==> v26: inputs <==
Design chip_top, start of the top module:
module chip_top
  ( input          clk_i
  , input          reset_i
  , input          v_i
  , input  [31:0]  a_i
  , input  [31:0]  b_i
  , output         v_o
  , output [63:0]  c_o
  );
  reg        v_r, v_o_r;
  reg [31:0] a_r, b_r;
  reg [63:0] c_r;
  wire [63:0] c_n;
  multiplier #(.width_p(32)) MULT
    (.a_i(a_r)
    ,.b_i(b_r)
    ,.c_o(c_n)
    );
  always @(posedge clk_i) begin
    if (reset_i) begin
      v_r   <= 1'b0;
      v_o_r <= 1'b0;
    end else begin
      v_r   <= v_i;
      v_o_r <= v_r;
    end
    a_r <= a_i;
    b_r <= b_i;
    c_r <= c_n;
  end
  assign v_o = v_o_r;
  assign c_o = c_r;
endmodule
make LEC_CHECK=0 ABC_AREA=1 CAP_MARGIN=20 CORE_MARGIN=2 CORE_UTILIZATION=72 CTS_CLUSTER_DIAMETER=330 CTS_CLUSTER_SIZE=97 SETUP_SLACK_MARGIN=1.01 SLEW_MARGIN=20 TNS_END_PERCENT=10 finish   # period 3.47 ns
run.sh (not shown) runs the stock make flow with config.mk's settings and CLKGATE_MAP_FILE=.
==> inputs of v11, as changes to v26 <==
Settings changed: CORE_UTILIZATION 72 to 30, CTS_CLUSTER_DIAMETER 330 to 337, CTS_CLUSTER_SIZE 97 to 96, SETUP_SLACK_MARGIN 1.01 to unset, SLEW_MARGIN 20 to 0, TNS_END_PERCENT 10 to 25.
==> flow/constraint.sdc (replaced) <==
create_clock -name core_clock -period 7.5 [get_ports {clk_i}]
set_input_delay 1.5000 -clock core_clock [delete_from_list [all_inputs] [get_ports {clk_i}]]
set_output_delay 1.5000 -clock core_clock [all_outputs]
set_load 0.01 [all_outputs]
==> inputs of v2, as changes to v26 <==
Settings changed: ABC_AREA 1 to unset, CAP_MARGIN 20 to 40, CTS_CLUSTER_DIAMETER 330 to unset, CTS_CLUSTER_SIZE 97 to unset, SETUP_SLACK_MARGIN 1.01 to unset, TNS_END_PERCENT 10 to unset.
==> flow/constraint.sdc (replaced) <==
create_clock -name core_clock -period 7.27 [get_ports {clk_i}]
set_input_delay 1.4540 -clock core_clock [delete_from_list [all_inputs] [get_ports {clk_i}]]
set_output_delay 1.4540 -clock core_clock [all_outputs]
set_load 0.01 [all_outputs]
==> inputs of v24, as changes to v26 <==
Settings changed: ABC_AREA 1 to unset, CORE_UTILIZATION 72 to 67, CTS_CLUSTER_DIAMETER 330 to unset, CTS_CLUSTER_SIZE 97 to 89, SETUP_SLACK_MARGIN 1.01 to 1.22, TNS_END_PERCENT 10 to unset.
==> flow/constraint.sdc (replaced) <==
create_clock -name core_clock -period 6.99 [get_ports {clk_i}]
set_input_delay 1.3980 -clock core_clock [delete_from_list [all_inputs] [get_ports {clk_i}]]
set_output_delay 1.3980 -clock core_clock [all_outputs]
set_load 0.01 [all_outputs]
==> comparison <==
- v24 finished but fails on negative setup slack. v2 completed, yet does not pass: negative setup slack. v26 completed and failed the layout checks on negative setup slack. v11 finished with timing, DRC and antenna clean.
- Global-route usage: v26 > v2 > v24 > v11.
- Core utilization, lowest first: v11, v24, v2, v26.
- The lowest critical path depth belongs to v11, the highest to v26.
- Between v2 and v11, the lower via count is in v2 (gap about 6%, measured against v11).
- The lowest first-iteration DRC count belongs to v24, the highest to v26.
==> figures <==
Half-perimeter wire length after detailed placement: v2 85760 um; v11 96680 um; v24 87550 um; v26 93650 um
Final period demand of the worst path: v2 7.293 ns; v11 7.233 ns; v24 7.324 ns; v26 6.770 ns
# clk buffers: v2 19; v11 17; v24 19; v26 19
Number of multi-input combinational cells in the layout: v2 2603; v11 3032; v24 2603; v26 3032
Critical Path Max Stage Delay: v2 0.60 ns; v11 0.93 ns; v24 0.58 ns; v26 0.57 ns
Die y size: v2 227.2 um; v11 363.1 um; v24 235.4 um; v26 235.8 um
Vias in the first global route: v2 31200; v11 32490; v24 32050; v26 36850
Global-route wire length before repair: v2 165000 um; v11 180800 um; v24 170100 um; v26 191300 um
Post-Route Skew: v2 0.01792 ns; v11 0.02697 ns; v24 0.02947 ns; v26 0.03462 ns
Total via count after detailed routing: v2 28140; v11 30010; v24 28050; v26 35290
Result of the run: v2 complete, but fails checks; v11 complete, no violations; v24 complete, but fails checks; v26 complete, but fails checks
Reasons for failing layout checks: v2 negative setup slack; v11 -; v24 negative setup slack; v26 negative setup slack
Fraction of area in clock buffers and inverters: v2 0.01389; v11 0.01408; v24 0.01421; v26 0.01209


==> run a: inputs <==
==> flow/design.v <==
module multiplier #(parameter width_p="inv")
  ( input      [width_p-1:0] a_i
  , input      [width_p-1:0] b_i
  , output [(2*width_p)-1:0] c_o
  );
  assign c_o = a_i * b_i;
endmodule
module chip_top
  ( input          clk_i
  , input          reset_i
  , input          v_i
  , input  [31:0]  a_i
  , input  [31:0]  b_i
  , output         v_o
  , output [63:0]  c_o
  );
  reg        v_r, v_o_r;
  reg [31:0] a_r, b_r;
  reg [63:0] c_r;
  wire [63:0] c_n;
  multiplier #(.width_p(32)) MULT
    (.a_i(a_r)
    ,.b_i(b_r)
    ,.c_o(c_n)
    );
  always @(posedge clk_i) begin
    if (reset_i) begin
      v_r   <= 1'b0;
      v_o_r <= 1'b0;
    end else begin
      v_r   <= v_i;
      v_o_r <= v_r;
    end
    a_r <= a_i;
    b_r <= b_i;
    c_r <= c_n;
  end
  assign v_o = v_o_r;
  assign c_o = c_r;
endmodule
==> flow/run.sh <==
#!/bin/bash
# the make line also repeats each setting of config.mk as NAME=value (left out here)
make -C /OpenROAD-flow-scripts/flow DESIGN_CONFIG=/design/flow/config.mk WORK_HOME=/design/flow/orfs CLKGATE_MAP_FILE= finish
==> flow/config.mk <==
export PLATFORM = sky130hd
export DESIGN_NAME = chip_top
export DESIGN_NICKNAME = chip_top
export VERILOG_FILES = /design/flow/design.v
export SDC_FILE = /design/flow/constraint.sdc
export NUM_CORES = 4
export LEC_CHECK = 0
export CAP_MARGIN = 10
export CELL_PAD_IN_SITES_DETAIL_PLACEMENT = 1
export CORE_MARGIN = 9
export CORE_UTILIZATION = 64
export CTS_CLUSTER_DIAMETER = 233
export CTS_CLUSTER_SIZE = 71
export GPL_TIMING_DRIVEN = 0
export HOLD_SLACK_MARGIN = 0.29
export MAX_ROUTING_LAYER = met4
export MIN_ROUTING_LAYER = met2
export PLACE_DENSITY = 0.36
export SLEW_MARGIN = 0
export TNS_END_PERCENT = 65
==> flow/constraint.sdc <==
create_clock -name core_clock -period 7.5 [get_ports {clk_i}]
set_input_delay 1.5000 -clock core_clock [delete_from_list [all_inputs] [get_ports {clk_i}]]
set_output_delay 1.5000 -clock core_clock [all_outputs]
set_load 0.01 [all_outputs]
==> inputs of run b, as changes to run a <==
- ABC_AREA: unset -> 1
- CAP_MARGIN: 10 -> 0
- CELL_PAD_IN_SITES_DETAIL_PLACEMENT: 1 -> unset
- CORE_ASPECT_RATIO: unset -> 0.5
- CORE_MARGIN: 9 -> 2
- CORE_UTILIZATION: 64 -> 47
- CTS_CLUSTER_DIAMETER: 233 -> 235
- CTS_CLUSTER_SIZE: 71 -> 96
- GPL_TIMING_DRIVEN: 0 -> unset
- HOLD_SLACK_MARGIN: 0.29 -> unset
- MAX_ROUTING_LAYER: met4 -> unset
- MIN_ROUTING_LAYER: met2 -> unset
- PLACE_DENSITY: 0.36 -> unset
- SLEW_MARGIN: 0 -> 10
- TNS_END_PERCENT: 65 -> 25
==> inputs of run c, as changes to run a <==
- CAP_MARGIN: 10 -> 40
- CELL_PAD_IN_SITES_DETAIL_PLACEMENT: 1 -> unset
- CORE_MARGIN: 9 -> 2
- CORE_UTILIZATION: 64 -> 71
- CTS_CLUSTER_DIAMETER: 233 -> 234
- CTS_CLUSTER_SIZE: 71 -> 100
- GPL_TIMING_DRIVEN: 0 -> unset
- HOLD_SLACK_MARGIN: 0.29 -> unset
- MAX_ROUTING_LAYER: met4 -> unset
- MIN_ROUTING_LAYER: met2 -> unset
- PLACE_DENSITY: 0.36 -> unset
- SLEW_MARGIN: 0 -> 20
- TNS_END_PERCENT: 65 -> 95
==> qor summary <==
                                                                      run b                           run a         run c
Critical path depth                                                      22                               -            23
Clock network latency to the later pin of the worst-skew pair       0.54 ns                               -       0.51 ns
Worst Reg2Reg Path Length in Cells                                       22                               -            23
Number of nets produced by synthesis                                   6315                            5050          5050
Average via count per standard cell                                   4.887                               -         5.851
Global-route usage over all layers                                   0.2875                               -        0.4002
First-pass detailed-route iteration total                                 6                               -             5
Met3 wire length                                                   11180 um                               -       9529 um
Number of antenna repair diodes                                           0                               -             6
Number of tap instances                                                1102                               -           672
Result of the run                          no timing/DRC/antenna violations          stopped before the end  no timing/DRC/antenna violations
Stage where the flow stopped                                              -  clock tree synthesis (4_1_cts)             -
Slew margin rel.                                                     0.4169                               -        0.4291
Part of the cycle the worst path needs                               0.9608                               -        0.9845
Number of logged tool warnings                                           26                               -            30
Setup violators final                                                     0                               -             0
Length of routed wiring on met1                                    51860 um                               -      34130 um
Post-cts sizing count                                                     0                               -            18
Seq share, synth                                                    0.06728                         0.07255       0.07255
Post-route worst hold slack                                       0.4015 ns                               -     0.4520 ns
Layout overhead on the synthesized area                              9.294%                               -        12.57%
Pins Over Slew Limit                                                      0                               -             0
Filler instances                                                       7962                               -          3090
Effective utilization at floorplan                                   0.4742                          0.6486        0.7179
Core Region                                                    0.08157 mm^2                    0.05531 mm^2  0.04997 mm^2


==> wip/sierra: inputs <==
Starts from the design.v that is shown in full above.
make LEC_CHECK=0 CAP_MARGIN=20 CORE_MARGIN=2 CORE_UTILIZATION=65 SLEW_MARGIN=20 finish   # period 6.12 ns
==> inputs of wip/amber, as changes to wip/sierra <==
--- a/flow/config.mk
+++ b/flow/config.mk
@@ -7,5 +7,8 @@
 export LEC_CHECK = 0
-export CAP_MARGIN = 20
+export CAP_MARGIN = 0
 export CORE_MARGIN = 2
-export CORE_UTILIZATION = 65
+export CORE_UTILIZATION = 70
+export CTS_CLUSTER_DIAMETER = 234
+export CTS_CLUSTER_SIZE = 100
 export SLEW_MARGIN = 20
+export TNS_END_PERCENT = 10
==> flow/constraint.sdc (replaced) <==
create_clock -name core_clock -period 7.5 [get_ports {clk_i}]
set_input_delay 1.5000 -clock core_clock [delete_from_list [all_inputs] [get_ports {clk_i}]]
set_output_delay 1.5000 -clock core_clock [all_outputs]
set_load 0.01 [all_outputs]
==> impl_metrics.env <==
# flow metrics
export IMPL_grt_util_met1=0.452
export IMPL_so_violations="setup timing"
export IMPL_grt_max_degree=24
export IMPL_layout_setup_ws_ps=-1240
export IMPL_path_buffers=6
export IMPL_run_status="complete, but fails checks"
export IMPL_setup_viol=47
export IMPL_wl_mm=113
export IMPL_n_clock_buffer=19
export IMPL_crit_path_max_fanout=4
export IMPL_clock_cell_area_share=0.0126
# the run above: wip/sierra

==> impl_metrics.env <==
# flow metrics
export IMPL_run_status="complete, no violations"
export IMPL_numCtsBuffers=17
export IMPL_core_area_mm2=0.0504
export IMPL_grt_util_met1=0.462
export IMPL_path_buffers=5
export IMPL_grt_max_degree=33
export IMPL_n_clock_buffer=18
export IMPL_layout_setup_ws_ps=123
export IMPL_vias=26899
export IMPL_setup_viol=0
export IMPL_wl_mm=99.5
export IMPL_clock_cell_area_share=0.0152
# the run above: wip/amber

